==> job 2790: inputs <==
==> flow/design.v (excerpt) <==
module sample_dsp(
	input         clk_20M,
	input         rst_n,
	input         WR,
	input         RD,
	input         CS0,
	input  [7:0]  DSP_Add,
	input  [15:0] DSP_Data_in,
	output [15:0] DSP_Data_out,
	output        DSP_Data_oe,
	input  [6:0]  chAn,
	input  [6:0]  chBn,
	input  [15:0] data_in,
	input         busy0,
	output [3:0]  LED,
	output        cs0_n,
	output        cs1_n,
	output        convst,
	output        enc_rst
);
export LEC_CHECK = 0
export ABC_AREA = 1
export CAP_MARGIN = 20
export CORE_MARGIN = 2
export CORE_UTILIZATION = 72
export CTS_CLUSTER_DIAMETER = 399
export CTS_CLUSTER_SIZE = 100
export SETUP_SLACK_MARGIN = 0.31
export SLEW_MARGIN = 20
create_clock -name core_clock -period 2.26 [get_ports {clk_20M}]
run.sh (not shown) runs the stock make flow with config.mk's settings and CLKGATE_MAP_FILE=.
==> job 8141: changes against job 2790 <==
==> flow/config.mk (replaced) <==
export PLATFORM = sky130hd
export DESIGN_NAME = sample_dsp
export DESIGN_NICKNAME = sample_dsp
export VERILOG_FILES = /design/flow/design.v
export SDC_FILE = /design/flow/constraint.sdc
export NUM_CORES = 4
export LEC_CHECK = 0
export CAP_MARGIN = 20
export CELL_PAD_IN_SITES_GLOBAL_PLACEMENT = 0
export CORE_MARGIN = 2
export CORE_UTILIZATION = 58
export GPL_ROUTABILITY_DRIVEN = 1
export GPL_TIMING_DRIVEN = 1
export PLACE_DENSITY = 0.6
export SETUP_SLACK_MARGIN = 1.2
export SLEW_MARGIN = 20
export TNS_END_PERCENT = 70
==> flow/constraint.sdc (replaced) <==
create_clock -name core_clock -period 4.58 [get_ports {clk_20M}]
set_input_delay 0.9160 -clock core_clock [delete_from_list [all_inputs] [get_ports {clk_20M}]]
set_output_delay 0.9160 -clock core_clock [all_outputs]
set_load 0.01 [all_outputs]
==> job 5186: changes against job 2790 <==
==> flow/config.mk (replaced) <==
export PLATFORM = sky130hd
export DESIGN_NAME = sample_dsp
export DESIGN_NICKNAME = sample_dsp
export VERILOG_FILES = /design/flow/design.v
export SDC_FILE = /design/flow/constraint.sdc
export NUM_CORES = 4
export LEC_CHECK = 0
export CAP_MARGIN = 20
export CORE_MARGIN = 2
export CORE_UTILIZATION = 25
export SLEW_MARGIN = 20
==> flow/constraint.sdc (replaced) <==
create_clock -name core_clock -period 4.43 [get_ports {clk_20M}]
set_input_delay 0.8860 -clock core_clock [delete_from_list [all_inputs] [get_ports {clk_20M}]]
set_output_delay 0.8860 -clock core_clock [all_outputs]
set_load 0.01 [all_outputs]
==> out/metrics.csv <==
metric,value,unit
yosys synthesis chip area,0.0312,mm^2
"area share, top type",47.2,%
Core ar.,0.0429,mm^2
cts hold-fix bufs,1,
adder share,4.74,%
top cells by area,"dfrtp_1 (47%), nand2_1 (14%), nand3_1 (8.0%)",
Global Route Usage Sum,76.0,%
Netlist Area Pre-Place,0.0312,mm^2
simple share,27.7,%
First Err,[ERROR GRT-0232] Routing congestion too high. Check the congestion heatmap in the GUI.,
H-tree Lvls,1,
Yosys cell types,41,
stage reached,global routing,
GPL Wtd Cong,1.03,
outcome,aborted with a tool error,
DIE WIDTH,212,um
# the run above: job 2790

==> out/metrics.csv <==
metric,value,unit
Netlist Area Pre-Place,0.0305,mm^2
GPL Wtd Cong,0.936,
top cells by area,"dfrtp_1 (48%), mux2_2 (15%), ha_1 (4.4%)",
H-tree Lvls,3,
Yosys cell types,76,
DIE WIDTH,233,um
yosys synthesis chip area,0.0305,mm^2
adder share,4.86,%
"area share, top type",48.4,%
outcome,no timing/DRC/antenna violations,
largest power group,registers,
Global Route Usage Sum,31.4,%
# the run above: job 8141

==> out/metrics.csv <==
metric,value,unit
DIE WIDTH,353,um
outcome,no timing/DRC/antenna violations,
simple share,9.31,%
Netlist Area Pre-Place,0.0305,mm^2
top cells by area,"dfrtp_1 (48%), mux2_2 (15%), ha_1 (4.4%)",
adder share,4.86,%
Global Route Usage Sum,13.7,%
Yosys cell types,76,
"area share, top type",48.4,%
H-tree Lvls,3,
yosys synthesis chip area,0.0305,mm^2
cts hold-fix bufs,0,
# the run above: job 5186

Power and IR drop assume default switching activity.
